==> flow/design.v <==
`timescale 1ns / 1ps
module cordic_single_stage #(parameter m = 6, parameter n = 10, parameter iter_length = 4)(clk, x_in, y_in, z_in, i, atan, x_out, y_out, z_out);
	input clk;
	input signed [m + n - 1:0] x_in, y_in, z_in;
	input signed [m + n - 1:0] atan;
	input [iter_length - 1:0] i;
	output reg [m + n - 1:0] x_out, y_out, z_out;
	reg signed [1:0] d;	
	always @(posedge clk) begin
		d = z_in[m + n - 1] == 1'b0 ? 1 : -1;
		x_out <= x_in - d * (y_in >>> i);
		y_out <= y_in + d * (x_in >>> i);
		z_out <= z_in - d * atan;
	end
endmodule
`timescale 1ns / 1ps
module cordic_pipeline(clk, x0, y0, z0, out_x, out_y, out_z);
	parameter M = 6;
	parameter N = 10;
	parameter ITER_BIT = 4;
	parameter ITER_COUNT = 11;
	input clk;
	input signed [M + N - 1:0] x0;
	input signed [M + N - 1:0] y0;
	input signed [M + N - 1:0] z0;
	output signed [M + N - 1:0] out_x;
	output signed [M + N - 1:0] out_y;
	output signed [M + N - 1:0] out_z;
	reg signed [M + N - 1:0] atan_lut [ITER_COUNT:0];
	initial begin
		atan_lut[0] = 16'b0000001100100100;
		atan_lut[1] = 16'b0000000111011010;
		atan_lut[2] = 16'b0000000011111010;
		atan_lut[3] = 16'b0000000001111111;
		atan_lut[4] = 16'b0000000000111111;
		atan_lut[5] = 16'b0000000000011111;
		atan_lut[6] = 16'b0000000000001111;
		atan_lut[7] = 16'b0000000000000111;
		atan_lut[8] = 16'b0000000000000011;
		atan_lut[9] = 16'b0000000000000001;
		atan_lut[10] = 16'b0000000000000000;
		atan_lut[11] = 16'b0000000000000000;
	end
	wire signed [M + N - 1:0] x_values [ITER_COUNT:0];
	wire signed [M + N - 1:0] y_values [ITER_COUNT:0];
	wire signed [M + N - 1:0] z_values [ITER_COUNT:0];
	assign x_values[0] = x0;
	assign y_values[0] = y0;
	assign z_values[0] = z0;
	genvar i;
	generate
		for (i = 0; i < ITER_COUNT; i = i + 1)
			begin
				cordic_single_stage #(.m(M), .n(N), .iter_length(ITER_BIT)) stage (
					 .clk(clk), 
					 .x_in(x_values[i]), 
					 .y_in(y_values[i]), 
					 .z_in(z_values[i]), 
					 .i(i), 
					 .atan(atan_lut[i]), 
					 .x_out(x_values[i + 1]), 
					 .y_out(y_values[i + 1]), 
					 .z_out(z_values[i + 1])
				);
			end
	endgenerate
	assign out_x = x_values[ITER_COUNT];
	assign out_y = y_values[ITER_COUNT];
	assign out_z = z_values[ITER_COUNT];
endmodule
==> flow/run.sh <==
#!/bin/bash
# the make line also repeats each setting of config.mk as NAME=value (left out here)
make -C /OpenROAD-flow-scripts/flow DESIGN_CONFIG=/design/flow/config.mk WORK_HOME=/design/flow/orfs CLKGATE_MAP_FILE= finish
==> flow/config.mk <==
export PLATFORM = sky130hd
export DESIGN_NAME = cordic_pipeline
export DESIGN_NICKNAME = cordic_pipeline
export VERILOG_FILES = /design/flow/design.v
export SDC_FILE = /design/flow/constraint.sdc
export NUM_CORES = 4
export LEC_CHECK = 0
export CAP_MARGIN = 20
export CORE_MARGIN = 2
export CORE_UTILIZATION = 72
export PLACE_DENSITY = 0.67
export SLEW_MARGIN = 20
==> flow/constraint.sdc <==
create_clock -name core_clock -period 3.2 [get_ports {clk}]
set_input_delay 0.6400 -clock core_clock [delete_from_list [all_inputs] [get_ports {clk}]]
set_output_delay 0.6400 -clock core_clock [all_outputs]
set_load 0.01 [all_outputs]
==> results.py, run 1 <==
# Auto-generated metrics
metrics = {
    "logic_synthesis": {
        "ys_top_cells_by_count": "832 x sky130_fd_sc_hd__inv_1, 787 x sky130_fd_sc_hd__ha_1, 528 x sky130_fd_sc_hd__dfxtp_1",
        "mappedNetlistArea_sq_mm": 0.0444,
        "synth_adder_area_share_pct": 32.8,
        "edf_count": 0,
        "synth.comb.largest_family": "adder cells",
        "synth.mux.area_fraction_pct": 0.634,
        "ys_sh_simple_pct": 10.6,
        "ys_cells": 4996,
        "yosysSeqAreaShare_pct": 23.8,
        "synth_largest_type_area_fraction_pct": 23.8,
        "ys.warnings.count": 13,
        "distinct_cell_type_count_after_synthesis": 79,
        "postSynthCellCount": 4996,
        "synth_chip_area_sq_mm": 0.0444,
        "avgSynthCellArea_sq_um": 8.88,
        "xor_area_share_pct": 9.49,
        "ff_type": "sky130_fd_sc_hd__dfxtp_1",
        "floorplan.nets": 6068,
        "most_used_standard_cell_by_instance_count_after_synthesis": "sky130_fd_sc_hd__inv_1",
        "area_leaders": "sky130_fd_sc_hd__dfxtp_1 24%, sky130_fd_sc_hd__ha_1 22%, sky130_fd_sc_hd__fa_1 11%",
        "synth_top_cell_by_area": "sky130_fd_sc_hd__dfxtp_1",
        "synthArstFlopShare_pct": 0,
        "yosys_register_bits": 528,
        "synthAoiAreaFrac_pct": 14.9,
    },
    "floorplanning": {
        "core_sq_mm": 0.0614,
        "die.size.x_um": 252,
        "die_area_sq_mm": 0.0636,
        "fp_util_pct": 72.3,
        "io-pin-count": 97,
        "placementRows": 91,
        "die_y_um": 252,
    },
    "drt": {
        "viasPerCell": 5.77,
        "drtPass1Iterations": 5,
        "post-route-drc-count": 0,
        "ant_nets": 0,
        "wl_per_cell_um": 17.4,
        "wirelength_mm": 111,
        "count_of_vias_placed_by_the_detailed_router": 36700,
        "first_iter_violations": 2098,
    },
    "sta": {
        "post-route-worst-setup-slack_ns": -0.305,
        "rsz0062_at_grt": "yes",
        "worst_slew_pin_slew_ns": 0.568,
        "worst_clock_skew_ns": 0.0171,
        "relSlewSlack_pct": 61.8,
        "finalHoldViolCount": 0,
        "drv_slew": 0,
        "final_min_period_over_clock_period_pct": 110,
        "maxClockFrequency_ghz": 0.285,
        "finalHoldWorstSlack_ns": 0.338,
        "layout_min_cycle_time_ns": 3.51,
        "setup_viol": 28,
    },
    "global_routing": {
        "wire_length_of_the_first_global_routing_pass_mm": 166,
        "grt_antenna_before_repair": 0,
        "via_count_of_the_first_global_routing_pass": 36000,
        "grt_overflow": 0,
        "grt_usage_pct": 31.5,
        "grt_start_max_net_pins": 21,
    },
    "cts": {
        "tritoncts_num_sinks": 528,
        "cts_tree": "built",
        "ctsLongestPathBuffers": 3,
        "tritoncts.num_buffers": 58,
        "late_pin_clk_latency_ns": 0.65,
        "cts.htree.levels": 2,
        "postCtsHoldBufs": 0,
        "clk_transition_reported_paths_ns": 0.06,
        "clock_root_cell": "sky130_fd_sc_hd__clkbuf_16",
    },
    "setup_path": {
        "worstRegToRegCells": 15,
        "worstReg2RegEnd": "genblk1[9].stage.y_out[13]",
        "timing.critical_path.to": "genblk1[9].stage.y_out[13]",
        "logic_depth_of_the_worst_setup_path_including_buffers": 15,
        "crit_top_cell": "sky130_fd_sc_hd__buf_6",
        "worstSetupPathType": "reg -> reg",
        "critPathLaunchType": "flop",
        "critPathCaptureType": "flop",
        "crit_path_cell_trace": "clkinvlp_4, buf_6, buf_12, buf_6, nor2_1, fa_1, ha_4, nand2_1, o21ai_2, a211oi_2, buf_4, a211oi_4, a21o_1, a21oi_2, xnor2_1",
        "critPathArrivalTime_ns": 4.06,
        "critical_path_buf_inv_count": 5,
        "setup.reg_to_reg.worst_slack_ns": -0.31,
        "cp_required_ns": 3.75,
        "critPathSlowestCell": "sky130_fd_sc_hd__fa_1",
        "critical_path.max_stage_delay_ns": 0.58,
        "rr_startpoint": "genblk1[8].stage.z_out[15]",
        "crit_start": "genblk1[8].stage.z_out[15]",
        "timing.critical_path.max_delay_family": "adder cells",
        "timing.critical_path.fanout_max": 6,
    },
    "final_layout": {
        "design.final.nets": 6599,
        "area_growth_pct": 21.3,
        "finalInstanceArea_sq_mm": 0.0538,
        "filler_cell_count": 3171,
        "finish.utilization_pct": 87.7,
    },
    "job": {
        "max_cap_violations": 0,
        "stage_log_warnings": 44,
    },
    "place": {
        "gp_congestion": 0.883,
        "postPlaceCellArea_sq_mm": 0.0492,
        "port-buffer-count": 96,
        "hpwl_mm": 78.0,
    },
    "hold_path": {
        "min-delay-start": "genblk1[1].stage.z_out[0]",
        "min_to": "genblk1[2].stage.z_out[0]",
        "holdPathStages": 0,
        "worstHoldPathType": "reg -> reg",
    },
    "status": {
        "outcome": "finished with violations",
        "violatedChecks": "setup timing",
    },
}
## final cells by class
class	count	area, sq um	share of cell area [%]
Sequential cell	528	10600	19.7
Clock buffer	77	1640	3.05
Antenna cell	1	2.50	0.00465
Clock inverter	32	422	0.783
Tap cell	790	988	1.84
Timing Repair Buffer	542	4510	8.38
Multi-Input combinational cell	3561	32400	60.3
Inverter	836	3200	5.94
## per-layer routing
layer,global-route usage [%],vias up,share of wire [%]
li1,-,17700,-
met1,36.6,17500,39
met2,58.9,1049,51
met3,3.41,395,4.3
met4,12.4,0,5.1
met5,0,-,0
## what timing repair did
item / in CTS / in global routing
cloned: 0 / 1
endpoints found under the setup margin: 71 / 101
pin swaps: 64 / 195
resized: 133 / 354
setup buffers: 28 / 35
## stage by stage
stage          cells  worst slack, ns  setup TNS [ns]
6_report        6367           -0.305           -2.33
5_1_grt         6366           -0.400           -7.68
4_1_cts         6333          -0.0799          -0.260
3_5_place_dp    6196           -0.881          -16.15
3_3_place_gp    6196           -0.878          -13.18
2_1_floorplan   4996           -0.302          -0.800
==> inputs of run 2 (changes only) <==
- ABC_AREA: default -> 1
- CORE_UTILIZATION: 72 -> 68
- CTS_CLUSTER_SIZE: default -> 74
- HOLD_SLACK_MARGIN: default -> -0.1
- PLACE_DENSITY: 0.67 -> default
- SETUP_SLACK_MARGIN: default -> 0.66
- clock period: 3.2 -> 2.71 ns (I/O delays scaled with it)
==> run 2 against run 1 <==
Critical path type unchanged. Via count increased by 31%. Wire length is 35% higher. Non-clock buffer count shrank 172. Count of clock-buffer cells in the layout decreased by 9. The layout still fails its checks (setup timing). Flip-flop count did not move. Hold slack lost 0.011 ns.
==> results.py, run 2 <==
# Auto-generated metrics
metrics = {
    "sta": {
        "worst_clock_skew_ns": 0.0339,
        "drv_slew": 0,
        "setup-tns-final_ns": -4.97,
        "relSlewSlack_pct": 56.7,
        "setup_viol": 29,
        "maxClockFrequency_ghz": 0.318,
        "rsz0062_at_grt": "yes",
        "finalHoldViolCount": 0,
        "post-route-worst-setup-slack_ns": -0.438,
        "layout_min_cycle_time_ns": 3.15,
        "worst_slew_pin_slew_ns": 0.647,
        "final_min_period_over_clock_period_pct": 116,
    },
    "place": {
        "port-buffer-count": 96,
        "hpwl_mm": 98.6,
        "gp_congestion": 0.937,
    },
    "logic_synthesis": {
        "synth_adder_area_share_pct": 29.6,
        "ys.warnings.count": 13,
        "distinct_cell_type_count_after_synthesis": 37,
        "synth_top_cell_by_area": "sky130_fd_sc_hd__dfxtp_1",
        "ys_sh_simple_pct": 24.8,
        "yosys_register_bits": 528,
        "floorplan.nets": 8115,
        "ys_top_cells_by_count": "1,871 x sky130_fd_sc_hd__nand2_1, 1,417 x sky130_fd_sc_hd__inv_1, 787 x sky130_fd_sc_hd__ha_1",
        "synth.comb.largest_family": "adder cells",
        "mappedNetlistArea_sq_mm": 0.0492,
        "area_leaders": "sky130_fd_sc_hd__dfxtp_1 21%, sky130_fd_sc_hd__ha_1 20%, sky130_fd_sc_hd__nand2_1 14%",
        "postSynthCellCount": 7043,
        "synth_chip_area_sq_mm": 0.0492,
        "synth_largest_type_area_fraction_pct": 21.5,
        "synth.mux.area_fraction_pct": 0,
        "edf_count": 0,
        "xor_area_share_pct": 5.21,
        "ys_cells": 7043,
        "synthAoiAreaFrac_pct": 7.59,
        "ff_type": "sky130_fd_sc_hd__dfxtp_1",
        "avgSynthCellArea_sq_um": 6.99,
        "yosysSeqAreaShare_pct": 21.5,
        "synthArstFlopShare_pct": 0,
        "most_used_standard_cell_by_instance_count_after_synthesis": "sky130_fd_sc_hd__nand2_1",
    },
    "hold_path": {
        "worstHoldPathType": "reg -> reg",
        "holdPathStages": 0,
        "min_to": "genblk1[1].stage.z_out[0]",
        "min-delay-start": "genblk1[0].stage.z_out[0]",
    },
    "global_routing": {
        "grt.met2_usage_pct": 60.1,
        "top_usage_layer": "met2",
        "wire_length_of_the_first_global_routing_pass_mm": 213,
        "grt_antenna_before_repair": 6,
        "grt_start_max_net_pins": 22,
        "met3_usage_pct": 4.22,
        "grt_usage_pct": 34.5,
        "grt_overflow": 0,
        "via_count_of_the_first_global_routing_pass": 44800,
        "grt_util_met1_pct": 42.8,
    },
    "drt": {
        "drtPass1Iterations": 10,
        "post-route-drc-count": 0,
        "wirelength_mm": 149,
        "first_iter_violations": 4057,
        "wl_per_cell_um": 17.7,
        "count_of_vias_placed_by_the_detailed_router": 48100,
        "ant_nets": 0,
        "viasPerCell": 5.70,
    },
    "floorplanning": {
        "fp_util_pct": 68.7,
        "core_sq_mm": 0.0716,
        "placementRows": 98,
        "die.size.x_um": 273,
        "die_y_um": 273,
        "die_area_sq_mm": 0.0746,
        "io-pin-count": 97,
    },
    "cts": {
        "clk_transition_reported_paths_ns": 0.06,
        "cts.htree.levels": 2,
        "tritoncts_num_sinks": 528,
        "late_pin_clk_latency_ns": 0.67,
        "ctsLongestPathBuffers": 3,
        "tritoncts.num_buffers": 60,
        "cts_tree": "built",
        "clock_root_cell": "sky130_fd_sc_hd__clkbuf_16",
        "postCtsHoldBufs": 0,
    },
    "final_layout": {
        "filler_cell_count": 4195,
        "design.final.nets": 8501,
        "sequential_cell_area_in_the_final_layout_sq_mm": 0.0106,
        "finish.utilization_pct": 85.2,
        "area_growth_pct": 24.0,
        "final-comb-area_sq_mm": 0.0381,
    },
    "setup_path": {
        "cp_required_ns": 3.26,
        "critical_path.max_stage_delay_ns": 0.50,
        "timing.critical_path.max_delay_family": "simple AND/OR/NAND/NOR gates",
        "timing.critical_path.to": "genblk1[4].stage.x_out[14]",
        "critPathSlowestCell": "sky130_fd_sc_hd__nor2_1",
        "rr_startpoint": "genblk1[3].stage.z_out[15]",
        "critPathLaunchType": "flop",
        "crit_start": "genblk1[3].stage.z_out[15]",
        "crit_path_cell_trace": "buf_12, inv_6, buf_4, nor2_1, fa_1, inv_1, ha_4, a21oi_4, o21ai_4, nand2_1, nand2_2, nand2_2, nand2_1, nand2_1, nand2_2",
        "timing.critical_path.fanout_max": 5,
        "critPathArrivalTime_ns": 3.70,
        "worstReg2RegEnd": "genblk1[4].stage.x_out[14]",
        "critical_path_buf_inv_count": 4,
        "logic_depth_of_the_worst_setup_path_including_buffers": 15,
        "critPathCaptureType": "flop",
        "worstRegToRegCells": 15,
        "setup.reg_to_reg.worst_slack_ns": -0.44,
        "worstSetupPathType": "reg -> reg",
    },
    "job": {
        "stage_log_warnings": 44,
        "max_cap_violations": 0,
    },
    "status": {
        "outcome": "finished with violations",
        "violatedChecks": "setup timing",
    },
}
-- run 2: area by class of cell --
type,instances,area share (%)
clock buffer,68,2.59
inverter,1426,8.95
tap,950,1.95
timing repair inverter,12,0.187
multi-input combinational,5031,62.5
sequential,528,17.4
antenna,2,0.00820
clock inverter,44,0.828
timing repair buffer,370,5.61
-- run 2: repair_timing --
action / CTS / global route
pin swaps: 167 / 163
gates resized: 327 / 547
setup endpoints to repair: 379 / 425
buffers inserted: 76 / 52
gates cloned: 8 / 6
-- run 2: through the flow --
step           instance area [sq um]  hold slack (ns)  cells  worst slack [ns]
2_1_floorplan                  51100            0.310   7043             0.171
3_3_place_gp                   54000            0.310   8175            -0.390
3_5_place_dp                   54000            0.320   8175            -0.439
4_1_cts                        58200            0.333   8371             0.111
5_1_grt                        61000            0.325   8431            -0.321
6_report                       61000            0.327   8431            -0.438
-- run 2: per-layer routing --
metal / wire length, um / up-vias
met1: 57500 / 22100
met5: 45 / -
li1: - / 22700
met4: 10700 / 6
met2: 69200 / 2418
met3: 11900 / 867
==> inputs of run 3 (changes only) <==
- ABC_AREA: 1 -> default
- CAP_MARGIN: 20 -> 5
- CORE_UTILIZATION: 68 -> 72
- CTS_CLUSTER_DIAMETER: default -> 359
- CTS_CLUSTER_SIZE: 74 -> 49
- HOLD_SLACK_MARGIN: -0.1 -> default
- PLACE_DENSITY: default -> 0.67
- SETUP_SLACK_MARGIN: 0.66 -> -0.26
- clock period: 2.71 -> 2.68 ns (I/O delays scaled with it)
==> run 3 against run 2 <==
The flow now stops in global routing (5_1_grt). Die size shrank 15%. Synthesized area shrank 9.9%. Synthesized cell count shrank 29%.
==> results.py, run 3 <==
# Metrics from the implementation run
metrics = {
    "floorplanning": {
        "core_sq_mm": 0.0614,
        "die.size.x_um": 252,
        "io-pin-count": 97,
        "fp_util_pct": 72.3,
        "die_y_um": 252,
        "placementRows": 91,
        "die_area_sq_mm": 0.0636,
    },
    "logic_synthesis": {
        "most_used_standard_cell_by_instance_count_after_synthesis": "sky130_fd_sc_hd__inv_1",
        "avgSynthCellArea_sq_um": 8.88,
        "mappedNetlistArea_sq_mm": 0.0444,
        "yosysSeqAreaShare_pct": 23.8,
        "synth_adder_area_share_pct": 32.8,
        "synthAoiAreaFrac_pct": 14.9,
        "yosys_register_bits": 528,
        "edf_count": 0,
        "ys_top_cells_by_count": "832 x sky130_fd_sc_hd__inv_1, 787 x sky130_fd_sc_hd__ha_1, 528 x sky130_fd_sc_hd__dfxtp_1",
        "synth_top_cell_by_area": "sky130_fd_sc_hd__dfxtp_1",
        "ys.warnings.count": 13,
        "ff_type": "sky130_fd_sc_hd__dfxtp_1",
        "ys_cells": 4996,
        "distinct_cell_type_count_after_synthesis": 79,
        "xor_area_share_pct": 9.49,
        "postSynthCellCount": 4996,
        "synth.comb.largest_family": "adder cells",
        "synthArstFlopShare_pct": 0,
        "ys_sh_simple_pct": 10.6,
        "floorplan.nets": 6068,
        "synth.mux.area_fraction_pct": 0.634,
        "area_leaders": "sky130_fd_sc_hd__dfxtp_1 24%, sky130_fd_sc_hd__ha_1 22%, sky130_fd_sc_hd__fa_1 11%",
        "synth_largest_type_area_fraction_pct": 23.8,
        "synth_chip_area_sq_mm": 0.0444,
    },
    "place": {
        "hpwl_mm": 83.8,
        "gp_congestion": 0.885,
        "port-buffer-count": 96,
    },
    "status": {
        "outcome": "did not finish",
        "lastStage": "global routing (5_1_grt)",
        "toolErrorMsg": "[ERROR GRT-0232] Routing congestion too high. Check the congestion heatmap in the GUI.",
    },
    "global_routing": {
        "grt_usage_pct": 81.7,
        "grt_overflow": 611,
    },
    "cts": {
        "tritoncts.num_buffers": 14,
        "clock_root_cell": "sky130_fd_sc_hd__clkbuf_16",
        "tritoncts_num_sinks": 528,
        "postCtsHoldBufs": 0,
        "cts.htree.levels": 1,
        "ctsLongestPathBuffers": 3,
    },
}
-- run 3: stage by stage --
stage,setup slack (ns),instances,area (sq um)
floorplan,-0.717,4996,45000
global placement,-1.29,6639,52800
detailed placement,-1.34,6639,52800
CTS,-0.488,6741,55800
-- run 3: per-layer routing --
metal	global-route usage, %	GRT overflow
met5	34.1	4
met4	87.4	202
met3	66.6	17
met2	99.7	376
met1	78.1	12
-- run 3: repair_timing --
item | 4_1_cts
endpoints found under the setup margin | 123
hold endpoints to repair | 0
pin swaps | 237
cloned | 6
buffers inserted | 114
gates resized | 430
==> inputs of run 4 (changes only) <==
- CAP_MARGIN: 5 -> 20
- CELL_PAD_IN_SITES_GLOBAL_PLACEMENT: default -> 2
- CORE_ASPECT_RATIO: default -> 0.95
- CORE_MARGIN: 2 -> 9
- CORE_UTILIZATION: 72 -> 58
- CTS_CLUSTER_DIAMETER: 359 -> 158
- CTS_CLUSTER_SIZE: 49 -> default
- GPL_ROUTABILITY_DRIVEN: default -> 0
- MAX_ROUTING_LAYER: default -> met5
- MIN_ROUTING_LAYER: default -> met2
- PLACE_DENSITY: 0.67 -> 0.93
- SETUP_SLACK_MARGIN: -0.26 -> 0.85
- TNS_END_PERCENT: default -> 55
- clock period: 2.68 -> 3.18 ns (I/O delays scaled with it)
==> run 4 against run 3 <==
The run fails in global placement without I/O (3_1_place_gp_skip_io). Die size grew 36%. Synthesized area unchanged. Synthesized cell count unchanged.
==> results.py, run 4 <==
# Metrics from the implementation run
metrics = {
    "logic_synthesis": {
        "yosys_register_bits": 528,
        "area_leaders": "sky130_fd_sc_hd__dfxtp_1 24%, sky130_fd_sc_hd__ha_1 22%, sky130_fd_sc_hd__fa_1 11%",
        "synth_chip_area_sq_mm": 0.0444,
        "synth.mux.area_fraction_pct": 0.634,
        "most_used_standard_cell_by_instance_count_after_synthesis": "sky130_fd_sc_hd__inv_1",
        "yosysSeqAreaShare_pct": 23.8,
        "edf_count": 0,
        "synth.comb.largest_family": "adder cells",
        "xor_area_share_pct": 9.49,
        "ys_top_cells_by_count": "832 x sky130_fd_sc_hd__inv_1, 787 x sky130_fd_sc_hd__ha_1, 528 x sky130_fd_sc_hd__dfxtp_1",
        "synth_largest_type_area_fraction_pct": 23.8,
        "synth_adder_area_share_pct": 32.8,
        "mappedNetlistArea_sq_mm": 0.0444,
        "ff_type": "sky130_fd_sc_hd__dfxtp_1",
        "ys_cells": 4996,
        "floorplan.nets": 6068,
        "synthArstFlopShare_pct": 0,
        "synthAoiAreaFrac_pct": 14.9,
        "ys_sh_simple_pct": 10.6,
        "avgSynthCellArea_sq_um": 8.88,
        "synth_top_cell_by_area": "sky130_fd_sc_hd__dfxtp_1",
        "ys.warnings.count": 13,
        "postSynthCellCount": 4996,
        "distinct_cell_type_count_after_synthesis": 79,
    },
    "floorplanning": {
        "die_area_sq_mm": 0.0868,
        "die.size.x_um": 302,
        "core_sq_mm": 0.0755,
        "die_y_um": 288,
        "placementRows": 98,
        "fp_util_pct": 58.8,
    },
    "status": {
        "outcome": "did not finish",
        "lastStage": "global placement without I/O (3_1_place_gp_skip_io)",
        "toolErrorMsg": "[ERROR GPL-0301] Utilization 101.672 % exceeds 100%.",
    },
}
==> inputs of run 5 (changes only) <==
- CELL_PAD_IN_SITES_GLOBAL_PLACEMENT: 2 -> default
- CORE_ASPECT_RATIO: 0.95 -> default
- CORE_MARGIN: 9 -> 2
- CORE_UTILIZATION: 58 -> 70
- CTS_CLUSTER_DIAMETER: 158 -> 357
- GPL_ROUTABILITY_DRIVEN: 0 -> default
- MAX_ROUTING_LAYER: met5 -> default
- MIN_ROUTING_LAYER: met2 -> default
- PLACE_DENSITY: 0.93 -> default
- SETUP_SLACK_MARGIN: 0.85 -> -0.21
- TNS_END_PERCENT: 55 -> default
- clock period: 3.18 -> 2.89 ns (I/O delays scaled with it)
==> run 5 against run 4 <==
The layout now fails its checks (setup timing). Synthesized area is the same. Die size shrank 25%. Synthesized cell count is the same.
==> results.py, run 5 <==
# Auto-generated metrics
metrics = {
    "logic_synthesis": {
        "distinct_cell_type_count_after_synthesis": 79,
        "edf_count": 0,
        "area_leaders": "sky130_fd_sc_hd__dfxtp_1 24%, sky130_fd_sc_hd__ha_1 22%, sky130_fd_sc_hd__fa_1 11%",
        "synth_top_cell_by_area": "sky130_fd_sc_hd__dfxtp_1",
        "postSynthCellCount": 4996,
        "ys_cells": 4996,
        "synth_largest_type_area_fraction_pct": 23.8,
        "synthArstFlopShare_pct": 0,
        "yosysSeqAreaShare_pct": 23.8,
        "yosys_register_bits": 528,
        "synth_chip_area_sq_mm": 0.0444,
        "most_used_standard_cell_by_instance_count_after_synthesis": "sky130_fd_sc_hd__inv_1",
        "synthAoiAreaFrac_pct": 14.9,
        "synth.comb.largest_family": "adder cells",
        "ys.warnings.count": 13,
        "xor_area_share_pct": 9.49,
        "avgSynthCellArea_sq_um": 8.88,
        "floorplan.nets": 6068,
        "synth_adder_area_share_pct": 32.8,
        "ff_type": "sky130_fd_sc_hd__dfxtp_1",
        "synth.mux.area_fraction_pct": 0.634,
        "ys_sh_simple_pct": 10.6,
        "ys_top_cells_by_count": "832 x sky130_fd_sc_hd__inv_1, 787 x sky130_fd_sc_hd__ha_1, 528 x sky130_fd_sc_hd__dfxtp_1",
        "mappedNetlistArea_sq_mm": 0.0444,
    },
    "sta": {
        "finalHoldViolCount": 0,
        "setup_viol": 185,
        "worst_clock_skew_ns": 0.0210,
        "post-route-worst-setup-slack_ns": -0.552,
        "drv_slew": 0,
        "rsz0062_at_grt": "yes",
        "final_min_period_over_clock_period_pct": 119,
        "layout_min_cycle_time_ns": 3.44,
        "relSlewSlack_pct": 58.4,
        "maxClockFrequency_ghz": 0.291,
        "finalHoldWorstSlack_ns": 0.339,
        "setup-tns-final_ns": -37.62,
        "worst_slew_pin_slew_ns": 0.617,
    },
    "setup_path": {
        "critPathArrivalTime_ns": 3.93,
        "critical_path.max_stage_delay_ns": 0.48,
        "worstReg2RegEnd": "genblk1[6].stage.y_out[5]",
        "worstRegToRegCells": 13,
        "rr_startpoint": "genblk1[5].stage.z_out[15]",
        "crit_path_cell_trace": "clkinv_8, buf_4, buf_4, nor2_2, fa_1, ha_1, buf_4, inv_1, a21oi_1, o21ai_0, nand2b_1, buf_4, xor2_1",
        "worstSetupPathType": "reg -> reg",
        "crit_start": "genblk1[5].stage.z_out[15]",
        "crit_top_cell": "sky130_fd_sc_hd__buf_4",
        "timing.critical_path.to": "genblk1[6].stage.y_out[5]",
        "critPathLaunchType": "flop",
        "critPathCaptureType": "flop",
        "critical_path_buf_inv_count": 6,
        "cp_required_ns": 3.38,
        "timing.critical_path.max_delay_family": "buffers and inverters",
        "logic_depth_of_the_worst_setup_path_including_buffers": 13,
        "setup.reg_to_reg.worst_slack_ns": -0.55,
        "critPathSlowestCell": "sky130_fd_sc_hd__fa_1",
        "timing.critical_path.fanout_max": 7,
    },
    "job": {
        "stage_log_warnings": 44,
        "max_cap_violations": 0,
    },
    "cts": {
        "cts.htree.levels": 2,
        "ctsLongestPathBuffers": 3,
        "tritoncts_num_sinks": 528,
        "clk_transition_reported_paths_ns": 0.06,
        "clock_root_cell": "sky130_fd_sc_hd__clkbuf_16",
        "late_pin_clk_latency_ns": 0.66,
        "tritoncts.num_buffers": 59,
        "cts_tree": "built",
        "postCtsHoldBufs": 0,
    },
    "global_routing": {
        "wire_length_of_the_first_global_routing_pass_mm": 180,
        "via_count_of_the_first_global_routing_pass": 38600,
        "grt_antenna_before_repair": 3,
        "grt_usage_pct": 33.0,
        "grt_overflow": 0,
        "grt_start_max_net_pins": 22,
    },
    "floorplanning": {
        "die_y_um": 256,
        "io-pin-count": 97,
        "core_sq_mm": 0.0629,
        "fp_util_pct": 70.6,
        "die_area_sq_mm": 0.0654,
        "placementRows": 92,
        "die.size.x_um": 256,
    },
    "place": {
        "gp_congestion": 0.896,
        "port-buffer-count": 96,
        "hpwl_mm": 80.8,
        "postPlaceCellArea_sq_mm": 0.0513,
    },
    "hold_path": {
        "min_to": "genblk1[10].stage.z_out[0]",
        "holdPathStages": 0,
        "min-delay-start": "genblk1[9].stage.z_out[0]",
        "worstHoldPathType": "reg -> reg",
    },
    "final_layout": {
        "final-comb-area_sq_mm": 0.0334,
        "finalInstanceArea_sq_mm": 0.0571,
        "area_growth_pct": 28.6,
        "design.final.nets": 6887,
        "sequential_cell_area_in_the_final_layout_sq_mm": 0.0106,
        "filler_cell_count": 2611,
    },
    "drt": {
        "wl_per_cell_um": 20.3,
        "drtPass1Iterations": 8,
        "count_of_vias_placed_by_the_detailed_router": 40400,
        "wirelength_mm": 136,
        "ant_nets": 0,
        "viasPerCell": 6.03,
        "first_iter_violations": 3307,
        "post-route-drc-count": 0,
    },
    "status": {
        "violatedChecks": "setup timing",
        "outcome": "finished with violations",
    },
}
-- run 5: area by class of cell --
cell class / count / area share, %
Antenna cell: 1 / 0.00438
Sequential cell: 528 / 18.6
Tap cell: 846 / 1.85
Multi-Input combinational cell: 3561 / 58.4
Inverter: 836 / 5.67
Clock inverter: 28 / 0.653
Timing Repair Buffer: 826 / 11.7
Clock buffer: 80 / 3.01
Timing Repair inverter: 3 / 0.0592
-- run 5: routing by layer --
layer / vias up / wire length [um] / GRT usage (%) / part of all wire, %
met4: 4 / 11300 / 15.5 / 8.3
li1: 18300 / - / - / -
met2: 2140 / 67700 / 62.2 / 50
met1: 19100 / 47800 / 36.6 / 35
met3: 905 / 9540 / 4.40 / 7.0
met5: - / 25 / 0 / 0.018
-- run 5: repair_timing --
item,4_1_cts,5_1_grt
pin swaps,123,304
resized,229,455
buffers inserted,50,79
cloned,1,3
endpoints found under the setup margin,93,137
-- run 5: stage by stage --
stage               util, %  setup WS, ns  instances
floorplan                 -        -0.550       4996
global placement       81.6         -1.10       6514
detailed placement     81.6         -1.15       6514
CTS                    86.8        -0.398       6662
global route           90.8        -0.575       6709
finish                 90.8        -0.552       6709
==> inputs of run 6 (changes only) <==
- CORE_UTILIZATION: 70 -> 68
- CTS_CLUSTER_DIAMETER: 357 -> default
- SETUP_SLACK_MARGIN: -0.21 -> default
- clock period: 2.89 -> 3.24 ns (I/O delays scaled with it)
==> run 6 against run 5 <==
Still fails the layout checks on setup timing. Register-to-register slack better by 0.48 ns. Non-clock buffer count is 348 lower. Synthesized area unchanged. Synthesized cell count unchanged. Critical path depth is 2 higher. Die size rose by 2.9%. Wire length is 27% lower. Cell count fell by 5.0%.
==> results.py, run 6 <==
# Auto-generated metrics
metrics = {
    "logic_synthesis": {
        "synth_top_cell_by_area": "sky130_fd_sc_hd__dfxtp_1",
        "synthAoiAreaFrac_pct": 14.9,
        "ff_type": "sky130_fd_sc_hd__dfxtp_1",
        "synth.mux.area_fraction_pct": 0.634,
        "avgSynthCellArea_sq_um": 8.88,
        "synth.comb.largest_family": "adder cells",
        "distinct_cell_type_count_after_synthesis": 79,
        "ys.warnings.count": 13,
        "ys_top_cells_by_count": "832 x sky130_fd_sc_hd__inv_1, 787 x sky130_fd_sc_hd__ha_1, 528 x sky130_fd_sc_hd__dfxtp_1",
        "yosysSeqAreaShare_pct": 23.8,
        "synth_chip_area_sq_mm": 0.0444,
        "synth_largest_type_area_fraction_pct": 23.8,
        "most_used_standard_cell_by_instance_count_after_synthesis": "sky130_fd_sc_hd__inv_1",
        "postSynthCellCount": 4996,
        "area_leaders": "sky130_fd_sc_hd__dfxtp_1 24%, sky130_fd_sc_hd__ha_1 22%, sky130_fd_sc_hd__fa_1 11%",
        "ys_cells": 4996,
        "floorplan.nets": 6068,
        "synthArstFlopShare_pct": 0,
        "synth_adder_area_share_pct": 32.8,
        "yosys_register_bits": 528,
        "ys_sh_simple_pct": 10.6,
        "edf_count": 0,
        "xor_area_share_pct": 9.49,
        "mappedNetlistArea_sq_mm": 0.0444,
    },
    "setup_path": {
        "crit_start": "genblk1[4].stage.z_out[15]",
        "timing.critical_path.to": "genblk1[5].stage.x_out[14]",
        "crit_top_cell": "sky130_fd_sc_hd__a21o_1",
        "logic_depth_of_the_worst_setup_path_including_buffers": 15,
        "cp_required_ns": 3.75,
        "critPathLaunchType": "flop",
        "setup.reg_to_reg.worst_slack_ns": -0.08,
        "critPathArrivalTime_ns": 3.83,
        "timing.critical_path.fanout_max": 7,
        "critPathSlowestCell": "sky130_fd_sc_hd__fa_1",
        "timing.critical_path.max_delay_family": "AND-OR/OR-AND gates",
        "crit_path_cell_trace": "clkinvlp_4, buf_12, buf_6, nor2_4, ha_4, fa_1, inv_1, ha_2, a21o_1, a21o_1, or3_1, a41o_1, a31o_4, a21oi_2, xnor2_1",
        "worstRegToRegCells": 15,
        "worstReg2RegEnd": "genblk1[5].stage.x_out[14]",
        "worstSetupPathType": "reg -> reg",
        "critPathCaptureType": "flop",
        "critical_path_buf_inv_count": 4,
        "critical_path.max_stage_delay_ns": 0.48,
        "rr_startpoint": "genblk1[4].stage.z_out[15]",
    },
    "status": {
        "outcome": "finished with violations",
        "violatedChecks": "setup timing",
    },
    "sta": {
        "worst_clock_skew_ns": 0.0151,
        "worst_slew_pin_slew_ns": 0.559,
        "maxClockFrequency_ghz": 0.302,
        "post-route-worst-setup-slack_ns": -0.0766,
        "layout_min_cycle_time_ns": 3.32,
        "finalHoldWorstSlack_ns": 0.327,
        "final_min_period_over_clock_period_pct": 102,
        "finalHoldViolCount": 0,
        "setup_viol": 2,
        "rsz0062_at_grt": "yes",
        "drv_slew": 0,
        "relSlewSlack_pct": 62.4,
    },
    "floorplanning": {
        "io-pin-count": 97,
        "die_y_um": 259,
        "die_area_sq_mm": 0.0673,
        "fp_util_pct": 68.8,
        "die.size.x_um": 259,
        "core_sq_mm": 0.0645,
        "placementRows": 93,
    },
    "drt": {
        "route.antenna.diode_count": 0,
        "drtPass1Iterations": 5,
        "count_of_vias_placed_by_the_detailed_router": 35200,
        "viasPerCell": 5.52,
        "wirelength_mm": 100,
        "wl_per_cell_um": 15.7,
        "post-route-drc-count": 0,
        "first_iter_violations": 1546,
        "ant_nets": 0,
    },
    "cts": {
        "ctsLongestPathBuffers": 3,
        "tritoncts.num_buffers": 61,
        "postCtsHoldBufs": 0,
        "cts_tree": "built",
        "clk_transition_reported_paths_ns": 0.06,
        "tritoncts_num_sinks": 528,
        "late_pin_clk_latency_ns": 0.63,
        "clock_root_cell": "sky130_fd_sc_hd__clkbuf_16",
        "cts.htree.levels": 2,
    },
    "final_layout": {
        "area_growth_pct": 18.8,
        "design.final.nets": 6538,
        "finalInstanceArea_sq_mm": 0.0527,
    },
    "place": {
        "gp_congestion": 0.921,
        "place_ws_ns": -0.852,
        "port-buffer-count": 96,
        "postPlaceCellArea_sq_mm": 0.0489,
        "hpwl_mm": 76.7,
    },
    "global_routing": {
        "grt_antenna_before_repair": 1,
        "grt_start_max_net_pins": 21,
        "via_count_of_the_first_global_routing_pass": 35100,
        "grt_usage_pct": 29.0,
        "grt_util_met1_pct": 34.3,
        "grt_overflow": 0,
        "top_usage_layer": "met2",
        "met3_usage_pct": 3.07,
        "grt.met2_usage_pct": 54.3,
        "wire_length_of_the_first_global_routing_pass_mm": 163,
    },
    "hold_path": {
        "min_to": "genblk1[10].stage.z_out[1]",
        "min-delay-start": "genblk1[9].stage.z_out[1]",
        "holdPathStages": 0,
        "worstHoldPathType": "reg -> reg",
    },
    "job": {
        "max_cap_violations": 0,
        "stage_log_warnings": 44,
    },
}
==> run 6: routing by layer <==
metal / share of wire (%) / wire, um / vias to the layer above
met5: 0 / 0 / -
met4: 3.8 / 3850 / 0
met3: 3.1 / 3090 / 227
met2: 51 / 51000 / 619
met1: 42 / 42100 / 16700
li1: - / - / 17600
==> run 6: layout make-up <==
cell class                 count  area [sq um]
inverter                     836          3180
multi-input combinational   3561         31700
fill                        4306         11700
clock buffer                  84          1860
clock inverter                31           333
sequential                   528         10600
timing repair buffer         478          3970
tap                          855          1070
==> run 6: timing repair <==
action	CTS	global route
buffers inserted	26	23
cloned	0	2
resized	116	204
pin swaps	55	134
endpoints found under the setup margin	59	92
==> run 6: metrics by stage <==
step           instances  TNS [ns]  util (%)
4_1_cts             6348    -0.283      80.0
3_5_place_dp        6209    -14.72      75.8
2_1_floorplan       4996    -0.677         -
3_3_place_gp        6209    -12.54      75.8
6_report            6373   -0.0779      81.8
5_1_grt             6373     -1.25      81.8
==> inputs of run 7 (changes only) <==
- CORE_UTILIZATION: 68 -> 40
- clock period: 3.24 -> 3.57 ns (I/O delays scaled with it)
==> run 7 against run 6 <==
Now clean on timing, DRC and antenna. Cell count grew 6.7%. Synthesized area is the same. Count of clock-buffer cells in the layout grew 12. Utilization shrank 36 points. Critical path depth shrank 1. Via count shrank 6.0%. Register-to-register slack gained 0.25 ns. First-iteration DRC count shrank 27%. Non-clock buffer count shrank 208. Critical endpoint is now genblk1[0].stage.x_out[14]. Largest cell class unchanged.
==> results.py, run 7 <==
# Auto-generated metrics
metrics = {
    "status": {
        "outcome": "timing/DRC/antenna clean",
    },
    "setup_path": {
        "timing.critical_path.to": "genblk1[0].stage.x_out[14]",
        "cp_required_ns": 4.13,
        "timing.critical_path.max_delay_family": "AND-OR/OR-AND gates",
        "worstReg2RegEnd": "genblk1[5].stage.x_out[14]",
        "critPathSlowestCell": "sky130_fd_sc_hd__clkdlybuf4s50_1",
        "worstRegToRegCells": 14,
        "logic_depth_of_the_worst_setup_path_including_buffers": 14,
        "crit_start": "y0[1]",
        "critPathLaunchType": "primary input",
        "critical_path_buf_inv_count": 2,
        "crit_path_cell_trace": "clkdlybuf4s50_1, nor2_2, ha_1, fa_1, inv_1, ha_4, a21o_1, a21oi_2, o21bai_1, a2111o_1, and3_4, or2_4, a221oi_2, xnor2_1",
        "critPathCaptureType": "flop",
        "critPathArrivalTime_ns": 4.01,
        "rr_startpoint": "genblk1[4].stage.z_out[15]",
        "setup.reg_to_reg.worst_slack_ns": 0.17,
        "critical_path.max_stage_delay_ns": 0.50,
        "timing.critical_path.fanout_max": 4,
        "worstSetupPathType": "in -> reg",
    },
    "place": {
        "hpwl_mm": 76.7,
        "placed_cells": 6679,
        "port-buffer-count": 96,
        "gp_congestion": 0.858,
        "place_ws_ns": -0.620,
    },
    "sta": {
        "setup_viol": 0,
        "worst_slew_pin_slew_ns": 0.685,
        "layout_min_cycle_time_ns": 3.46,
        "post-route-worst-setup-slack_ns": 0.114,
        "finalHoldViolCount": 0,
        "maxClockFrequency_ghz": 0.289,
        "final_min_period_over_clock_period_pct": 96.8,
        "drv_slew": 0,
        "rsz0062_at_grt": "yes",
        "worst_clock_skew_ns": 0.0283,
        "relSlewSlack_pct": 53.2,
    },
    "logic_synthesis": {
        "edf_count": 0,
        "most_used_standard_cell_by_instance_count_after_synthesis": "sky130_fd_sc_hd__inv_1",
        "synth_adder_area_share_pct": 32.8,
        "ys.warnings.count": 13,
        "ff_type": "sky130_fd_sc_hd__dfxtp_1",
        "synth_largest_type_area_fraction_pct": 23.8,
        "area_leaders": "sky130_fd_sc_hd__dfxtp_1 24%, sky130_fd_sc_hd__ha_1 22%, sky130_fd_sc_hd__fa_1 11%",
        "mappedNetlistArea_sq_mm": 0.0444,
        "synth_top_cell_by_area": "sky130_fd_sc_hd__dfxtp_1",
        "synth.comb.largest_family": "adder cells",
        "xor_area_share_pct": 9.49,
        "avgSynthCellArea_sq_um": 8.88,
        "synth_chip_area_sq_mm": 0.0444,
        "synthArstFlopShare_pct": 0,
        "yosys_register_bits": 528,
        "floorplan.nets": 6068,
        "postSynthCellCount": 4996,
        "synth.mux.area_fraction_pct": 0.634,
        "synthAoiAreaFrac_pct": 14.9,
        "ys_sh_simple_pct": 10.6,
        "ys_top_cells_by_count": "832 x sky130_fd_sc_hd__inv_1, 787 x sky130_fd_sc_hd__ha_1, 528 x sky130_fd_sc_hd__dfxtp_1",
        "distinct_cell_type_count_after_synthesis": 79,
        "ys_cells": 4996,
        "yosysSeqAreaShare_pct": 23.8,
    },
    "cts": {
        "postCtsHoldBufs": 0,
        "ctsLongestPathBuffers": 3,
        "cts_tree": "built",
        "clk_transition_reported_paths_ns": 0.05,
        "tritoncts.num_buffers": 67,
        "clock_root_cell": "sky130_fd_sc_hd__clkbuf_16",
        "tritoncts_num_sinks": 528,
        "late_pin_clk_latency_ns": 0.63,
        "cts.htree.levels": 3,
    },
    "floorplanning": {
        "placementRows": 122,
        "io-pin-count": 97,
        "fp_util_pct": 40.2,
        "core_sq_mm": 0.110,
        "die.size.x_um": 337,
        "die_y_um": 337,
        "die_area_sq_mm": 0.114,
    },
    "final_layout": {
        "sequential_cell_area_in_the_final_layout_sq_mm": 0.0106,
        "area_growth_pct": 14.3,
        "final-comb-area_sq_mm": 0.0306,
        "finalNonFillerCells": 6801,
        "filler_cell_count": 10700,
        "design.final.nets": 6336,
    },
    "global_routing": {
        "grt_antenna_before_repair": 1,
        "via_count_of_the_first_global_routing_pass": 32900,
        "wire_length_of_the_first_global_routing_pass_mm": 157,
        "grt_usage_pct": 16.7,
        "grt_overflow": 0,
        "grt_start_max_net_pins": 28,
    },
    "drt": {
        "route.antenna.diode_count": 0,
        "post-route-drc-count": 0,
        "drtPass1Iterations": 5,
        "wl_per_cell_um": 13.5,
        "first_iter_violations": 1132,
        "ant_nets": 0,
        "count_of_vias_placed_by_the_detailed_router": 33100,
        "wirelength_mm": 91.9,
        "viasPerCell": 4.86,
    },
    "hold_path": {
        "min_to": "genblk1[10].stage.z_out[1]",
        "worstHoldPathType": "reg -> reg",
        "holdPathStages": 0,
        "min-delay-start": "genblk1[9].stage.z_out[1]",
    },
    "job": {
        "stage_log_warnings": 40,
        "max_cap_violations": 0,
    },
}
run 7: repair_timing:
| action | in CTS | in global routing |
|---|---|---|
| endpoints found under the setup margin | 2 | 44 |
| setup buffers | 0 | 4 |
| resized | 2 | 49 |
| pin swaps | 0 | 12 |
run 7: layout make-up:
type	count	share of cell area (%)
repair buffers	270	4.50
multi-input cells	3561	60.2
inverters	836	6.20
clock inverters	22	0.653
well taps	1488	3.67
clock buffers	96	3.90
flip-flops and latches	528	20.9
run 7: per-stage QoR:
stage	TNS (ns)	area, sq um	hold slack (ns)	utilization [%]
floorplan	0	44400	0.310	-
global placement	-4.39	48200	0.314	43.7
detailed placement	-4.94	48200	0.319	43.7
CTS	0	50600	0.332	45.8
global route	-0.0167	50700	0.341	46.0
finish	0	50700	0.330	46.0
run 7: routing by layer:
metal | vias up | track usage, % | wire length, um
li1 | 17200 | - | -
met3 | 136 | 2.16 | 2700
met1 | 15300 | 21.2 | 43200
met5 | - | 0 | 0
met4 | 0 | 4.95 | 2490
met2 | 391 | 29.5 | 43500
==> inputs of run 8 (changes only) <==
- CAP_MARGIN: 20 -> 25
- CELL_PAD_IN_SITES_DETAIL_PLACEMENT: default -> 1
- CORE_UTILIZATION: 40 -> 72
- MAX_ROUTING_LAYER: default -> met4
- MIN_ROUTING_LAYER: default -> met1
- PLACE_DENSITY_LB_ADDON: default -> 0.02
- SETUP_SLACK_MARGIN: default -> 0.28
- clock period: 3.57 -> 3.0 ns (I/O delays scaled with it)
==> run 8 against run 7 <==
The run now fails in detailed placement (3_5_place_dp). Synthesized area unchanged. Die size down 44%. Synthesized cell count unchanged.
==> results.py, run 8 <==
# Metrics from the implementation run
metrics = {
    "logic_synthesis": {
        "synth_chip_area_sq_mm": 0.0444,
        "floorplan.nets": 6068,
        "synth_top_cell_by_area": "sky130_fd_sc_hd__dfxtp_1",
        "synth.comb.largest_family": "adder cells",
        "edf_count": 0,
        "distinct_cell_type_count_after_synthesis": 79,
        "postSynthCellCount": 4996,
        "ys_cells": 4996,
        "synthArstFlopShare_pct": 0,
        "ff_type": "sky130_fd_sc_hd__dfxtp_1",
        "ys_top_cells_by_count": "832 x sky130_fd_sc_hd__inv_1, 787 x sky130_fd_sc_hd__ha_1, 528 x sky130_fd_sc_hd__dfxtp_1",
        "synthAoiAreaFrac_pct": 14.9,
        "synth_adder_area_share_pct": 32.8,
        "yosysSeqAreaShare_pct": 23.8,
        "ys.warnings.count": 13,
        "most_used_standard_cell_by_instance_count_after_synthesis": "sky130_fd_sc_hd__inv_1",
        "area_leaders": "sky130_fd_sc_hd__dfxtp_1 24%, sky130_fd_sc_hd__ha_1 22%, sky130_fd_sc_hd__fa_1 11%",
        "synth_largest_type_area_fraction_pct": 23.8,
        "xor_area_share_pct": 9.49,
        "yosys_register_bits": 528,
        "synth.mux.area_fraction_pct": 0.634,
        "ys_sh_simple_pct": 10.6,
        "avgSynthCellArea_sq_um": 8.88,
        "mappedNetlistArea_sq_mm": 0.0444,
    },
    "status": {
        "outcome": "did not finish",
        "toolErrorMsg": "[ERROR DPL-0033] detailed placement checks failed during check placement.",
        "lastStage": "detailed placement (3_5_place_dp)",
    },
    "floorplanning": {
        "die_y_um": 252,
        "io-pin-count": 97,
        "fp_util_pct": 72.3,
        "die.size.x_um": 252,
        "core_sq_mm": 0.0614,
        "placementRows": 91,
        "die_area_sq_mm": 0.0636,
    },
    "place": {
        "port-buffer-count": 96,
        "gp_congestion": 0.923,
    },
}
run 8: per-stage QoR:
step,cell area (sq um),hold WS (ns)
after floorplan,45800,0.310
after global placement,50500,0.313
==> inputs of run 9 (changes only) <==
- CAP_MARGIN: 25 -> 20
- CELL_PAD_IN_SITES_DETAIL_PLACEMENT: 1 -> default
- CORE_UTILIZATION: 72 -> 70
- MAX_ROUTING_LAYER: met4 -> default
- MIN_ROUTING_LAYER: met1 -> default
- PLACE_DENSITY_LB_ADDON: 0.02 -> default
- SETUP_SLACK_MARGIN: 0.28 -> default
- clock period: 3.0 -> 3.32 ns (I/O delays scaled with it)
==> run 9 against run 8 <==
Now fails the layout checks on setup timing. Synthesized cell count is the same. Die size grew 2.8%. Synthesized area is the same.
==> results.py, run 9 <==
# Auto-generated metrics
metrics = {
    "setup_path": {
        "critPathSlowestCell": "sky130_fd_sc_hd__fa_1",
        "cp_required_ns": 3.88,
        "timing.critical_path.to": "genblk1[4].stage.x_out[12]",
        "rr_startpoint": "genblk1[3].stage.z_out[15]",
        "timing.critical_path.max_delay_family": "adder cells",
        "critical_path_buf_inv_count": 6,
        "logic_depth_of_the_worst_setup_path_including_buffers": 15,
        "critical_path.max_stage_delay_ns": 0.55,
        "worstReg2RegEnd": "genblk1[4].stage.x_out[12]",
        "critPathLaunchType": "flop",
        "crit_start": "genblk1[3].stage.z_out[15]",
        "worstRegToRegCells": 15,
        "critPathCaptureType": "flop",
        "crit_path_cell_trace": "clkinvlp_4, buf_12, buf_12, buf_4, nor2_1, ha_1, fa_1, inv_1, ha_4, a2111oi_2, buf_4, o32ai_4, o221a_2, nor2_4, xnor2_2",
        "worstSetupPathType": "reg -> reg",
        "setup.reg_to_reg.worst_slack_ns": -0.07,
        "critPathArrivalTime_ns": 3.95,
        "timing.critical_path.fanout_max": 7,
    },
    "logic_synthesis": {
        "mappedNetlistArea_sq_mm": 0.0444,
        "synthArstFlopShare_pct": 0,
        "synth_largest_type_area_fraction_pct": 23.8,
        "floorplan.nets": 6068,
        "synth_top_cell_by_area": "sky130_fd_sc_hd__dfxtp_1",
        "yosysSeqAreaShare_pct": 23.8,
        "xor_area_share_pct": 9.49,
        "postSynthCellCount": 4996,
        "synth_chip_area_sq_mm": 0.0444,
        "ys_cells": 4996,
        "yosys_register_bits": 528,
        "ys_sh_simple_pct": 10.6,
        "area_leaders": "sky130_fd_sc_hd__dfxtp_1 24%, sky130_fd_sc_hd__ha_1 22%, sky130_fd_sc_hd__fa_1 11%",
        "most_used_standard_cell_by_instance_count_after_synthesis": "sky130_fd_sc_hd__inv_1",
        "synth.comb.largest_family": "adder cells",
        "avgSynthCellArea_sq_um": 8.88,
        "distinct_cell_type_count_after_synthesis": 79,
        "ff_type": "sky130_fd_sc_hd__dfxtp_1",
        "ys.warnings.count": 13,
        "edf_count": 0,
        "synth.mux.area_fraction_pct": 0.634,
        "synth_adder_area_share_pct": 32.8,
        "ys_top_cells_by_count": "832 x sky130_fd_sc_hd__inv_1, 787 x sky130_fd_sc_hd__ha_1, 528 x sky130_fd_sc_hd__dfxtp_1",
        "synthAoiAreaFrac_pct": 14.9,
    },
    "sta": {
        "rsz0062_at_grt": "yes",
        "maxClockFrequency_ghz": 0.295,
        "finalHoldWorstSlack_ns": 0.326,
        "worst_slew_pin_slew_ns": 0.457,
        "worst_clock_skew_ns": 0.0140,
        "final_min_period_over_clock_period_pct": 102,
        "drv_slew": 0,
        "relSlewSlack_pct": 68.7,
        "layout_min_cycle_time_ns": 3.39,
        "setup_viol": 5,
        "finalHoldViolCount": 0,
        "post-route-worst-setup-slack_ns": -0.0701,
    },
    "hold_path": {
        "min_to": "genblk1[2].stage.z_out[0]",
        "holdPathStages": 0,
        "min-delay-start": "genblk1[1].stage.z_out[0]",
        "worstHoldPathType": "reg -> reg",
    },
    "cts": {
        "late_pin_clk_latency_ns": 0.64,
        "clk_transition_reported_paths_ns": 0.07,
        "tritoncts_num_sinks": 528,
        "tritoncts.num_buffers": 60,
        "postCtsHoldBufs": 0,
        "ctsLongestPathBuffers": 3,
        "cts.htree.levels": 2,
        "clock_root_cell": "sky130_fd_sc_hd__clkbuf_16",
        "cts_tree": "built",
    },
    "floorplanning": {
        "die.size.x_um": 256,
        "fp_util_pct": 70.6,
        "io-pin-count": 97,
        "die_y_um": 256,
        "core_sq_mm": 0.0629,
        "die_area_sq_mm": 0.0654,
        "placementRows": 92,
    },
    "drt": {
        "count_of_vias_placed_by_the_detailed_router": 34900,
        "route.antenna.diode_count": 0,
        "post-route-drc-count": 0,
        "ant_nets": 0,
        "wl_per_cell_um": 15.7,
        "viasPerCell": 5.55,
        "first_iter_violations": 1789,
        "wirelength_mm": 99.1,
        "drtPass1Iterations": 5,
    },
    "place": {
        "port-buffer-count": 96,
        "hpwl_mm": 76.6,
        "place_ws_ns": -0.850,
        "gp_congestion": 0.900,
    },
    "global_routing": {
        "wire_length_of_the_first_global_routing_pass_mm": 162,
        "via_count_of_the_first_global_routing_pass": 35200,
        "grt_usage_pct": 29.4,
        "grt_start_max_net_pins": 23,
        "grt_antenna_before_repair": 0,
        "grt_overflow": 0,
    },
    "status": {
        "violatedChecks": "setup timing",
        "outcome": "finished with violations",
    },
    "job": {
        "max_cap_violations": 0,
        "stage_log_warnings": 44,
    },
    "final_layout": {
        "area_growth_pct": 16.7,
        "design.final.nets": 6472,
    },
}
## run 9: layer usage
layer	routed length, um	vias to the layer above	track usage (%)	share of wire, %
met3	3670	223	2.93	3.7
met2	51000	693	55.4	52
met1	41000	16500	34.6	41
met4	3410	0	10.0	3.4
li1	-	17500	-	-
met5	0	-	0	0
## run 9: timing repair
item	in CTS	in global routing
resized	49	200
gates cloned	0	1
setup buffers	3	17
hold endpoints to repair	0	0
pin swaps	14	100
endpoints found under the setup margin	46	92
## run 9: final cells by class
type	instances	area [sq um]
multi-input cells	3561	31400
flip-flops and latches	528	10600
repair buffers	413	3450
clock inverters	40	454
fillers	4067	11100
well taps	846	1060
clock buffers	74	1650
inverters	836	3170
## run 9: stage by stage
stage / std cells / util (%) / cell area (sq um) / setup TNS, ns
after floorplan: 4996 / - / 44500 / -0.477
after global placement: 6163 / 77.1 / 48500 / -11.49
after detailed placement: 6163 / 77.1 / 48500 / -13.27
after CTS: 6280 / 80.7 / 50700 / -0.0118
after global routing: 6298 / 82.4 / 51800 / -1.32
final: 6298 / 82.4 / 51800 / -0.150
==> inputs of run 10 (changes only) <==
- ABC_AREA: default -> 1
- CORE_UTILIZATION: 70 -> 68
- CTS_CLUSTER_SIZE: default -> 74
- HOLD_SLACK_MARGIN: default -> 0.29
- SETUP_SLACK_MARGIN: default -> -0.22
- clock period: 3.32 -> 2.17 ns (I/O delays scaled with it)
==> run 10 against run 9 <==
The flow now stops in global routing (5_1_grt). Die size up 14%. Synthesized area rose by 11%. Synthesized cell count increased by 41%.
==> results.py, run 10 <==
# Metrics from the implementation run
metrics = {
    "floorplanning": {
        "die_y_um": 273,
        "die.size.x_um": 273,
        "placementRows": 98,
        "io-pin-count": 97,
        "die_area_sq_mm": 0.0746,
        "core_sq_mm": 0.0716,
        "fp_util_pct": 68.7,
    },
    "place": {
        "port-buffer-count": 96,
        "gp_congestion": 0.945,
        "hpwl_mm": 109,
    },
    "logic_synthesis": {
        "ys.warnings.count": 13,
        "area_leaders": "sky130_fd_sc_hd__dfxtp_1 21%, sky130_fd_sc_hd__ha_1 20%, sky130_fd_sc_hd__nand2_1 14%",
        "synth_top_cell_by_area": "sky130_fd_sc_hd__dfxtp_1",
        "ff_type": "sky130_fd_sc_hd__dfxtp_1",
        "yosysSeqAreaShare_pct": 21.5,
        "postSynthCellCount": 7043,
        "synth_largest_type_area_fraction_pct": 21.5,
        "ys_cells": 7043,
        "most_used_standard_cell_by_instance_count_after_synthesis": "sky130_fd_sc_hd__nand2_1",
        "ys_sh_simple_pct": 24.8,
        "edf_count": 0,
        "yosys_register_bits": 528,
        "synth_adder_area_share_pct": 29.6,
        "synthAoiAreaFrac_pct": 7.59,
        "synth.mux.area_fraction_pct": 0,
        "synth_chip_area_sq_mm": 0.0492,
        "avgSynthCellArea_sq_um": 6.99,
        "ys_top_cells_by_count": "1,871 x sky130_fd_sc_hd__nand2_1, 1,417 x sky130_fd_sc_hd__inv_1, 787 x sky130_fd_sc_hd__ha_1",
        "synthArstFlopShare_pct": 0,
        "synth.comb.largest_family": "adder cells",
        "mappedNetlistArea_sq_mm": 0.0492,
        "floorplan.nets": 8115,
        "distinct_cell_type_count_after_synthesis": 37,
        "xor_area_share_pct": 5.21,
    },
    "cts": {
        "cts.htree.levels": 2,
        "ctsLongestPathBuffers": 3,
        "tritoncts_num_sinks": 528,
        "clock_root_cell": "sky130_fd_sc_hd__clkbuf_16",
        "tritoncts.num_buffers": 58,
    },
    "status": {
        "outcome": "did not finish",
        "lastStage": "global routing (5_1_grt)",
        "toolErrorMsg": "[ERROR GRT-0232] Routing congestion too high. Check the congestion heatmap in the GUI.",
    },
    "global_routing": {
        "grt_overflow": 608,
        "grt_usage_pct": 72.7,
    },
}
==> run 10: layer usage <==
layer,GRT overflow,track usage [%]
met1,15,71.3
met2,355,91.0
met3,22,57.8
met4,211,71.0
met5,5,30.1
==> run 10: through the flow <==
step | cells | setup WS [ns] | area (sq um) | utilization [%]
2_1_floorplan | 7043 | -0.351 | 50500 | -
3_3_place_gp | 8873 | -0.957 | 58700 | 82.0
3_5_place_dp | 8873 | -1.05 | 58700 | 82.0
4_1_cts | 9013 | -0.398 | 63200 | 88.3
==> run 10: timing repair <==
action,4_1_cts
hold endpoints to repair,1
gates resized,529
hold buffers,1
endpoints found under the setup margin,217
gates cloned,7
buffers inserted,36
pin swaps,152
==> inputs of run 11 (changes only) <==
- ABC_AREA: 1 -> default
- CELL_PAD_IN_SITES_DETAIL_PLACEMENT: default -> 1
- CORE_UTILIZATION: 68 -> 55
- CTS_CLUSTER_DIAMETER: default -> 391
- CTS_CLUSTER_SIZE: 74 -> default
- HOLD_SLACK_MARGIN: 0.29 -> default
- SETUP_SLACK_MARGIN: -0.22 -> 0.33
- TNS_END_PERCENT: default -> 100
- clock period: 2.17 -> 2.32 ns (I/O delays scaled with it)
==> run 11 against run 10 <==
The run fails in detailed placement (3_5_place_dp). Synthesized area fell by 9.9%. Die size grew 11%. Synthesized cell count shrank 29%.
==> results.py, run 11 <==
# Metrics from the implementation run
metrics = {
    "status": {
        "lastStage": "detailed placement (3_5_place_dp)",
        "outcome": "did not finish",
        "toolErrorMsg": "[ERROR DPL-0033] detailed placement checks failed during check placement.",
    },
    "logic_synthesis": {
        "area_leaders": "sky130_fd_sc_hd__dfxtp_1 24%, sky130_fd_sc_hd__ha_1 22%, sky130_fd_sc_hd__fa_1 11%",
        "synth_top_cell_by_area": "sky130_fd_sc_hd__dfxtp_1",
        "yosysSeqAreaShare_pct": 23.8,
        "xor_area_share_pct": 9.49,
        "distinct_cell_type_count_after_synthesis": 79,
        "ff_type": "sky130_fd_sc_hd__dfxtp_1",
        "avgSynthCellArea_sq_um": 8.88,
        "edf_count": 0,
        "ys_top_cells_by_count": "832 x sky130_fd_sc_hd__inv_1, 787 x sky130_fd_sc_hd__ha_1, 528 x sky130_fd_sc_hd__dfxtp_1",
        "ys.warnings.count": 13,
        "floorplan.nets": 6068,
        "ys_cells": 4996,
        "synth_chip_area_sq_mm": 0.0444,
        "mappedNetlistArea_sq_mm": 0.0444,
        "synth.comb.largest_family": "adder cells",
        "synthAoiAreaFrac_pct": 14.9,
        "synth_adder_area_share_pct": 32.8,
        "postSynthCellCount": 4996,
        "synthArstFlopShare_pct": 0,
        "synth_largest_type_area_fraction_pct": 23.8,
        "ys_sh_simple_pct": 10.6,
        "most_used_standard_cell_by_instance_count_after_synthesis": "sky130_fd_sc_hd__inv_1",
        "yosys_register_bits": 528,
        "synth.mux.area_fraction_pct": 0.634,
    },
    "floorplanning": {
        "die_area_sq_mm": 0.0830,
        "io-pin-count": 97,
        "placementRows": 104,
        "die_y_um": 288,
        "core_sq_mm": 0.0802,
        "die.size.x_um": 288,
        "fp_util_pct": 55.4,
    },
    "place": {
        "gp_congestion": 0.885,
        "port-buffer-count": 96,
    },
}
run 11: stage by stage:
| step | area [sq um] | setup TNS [ns] | std cells | setup WS, ns |
|---|---|---|---|---|
| floorplan | 46700 | -76.69 | 4996 | -1.01 |
| global placement | 57300 | -160.05 | 7258 | -1.72 |
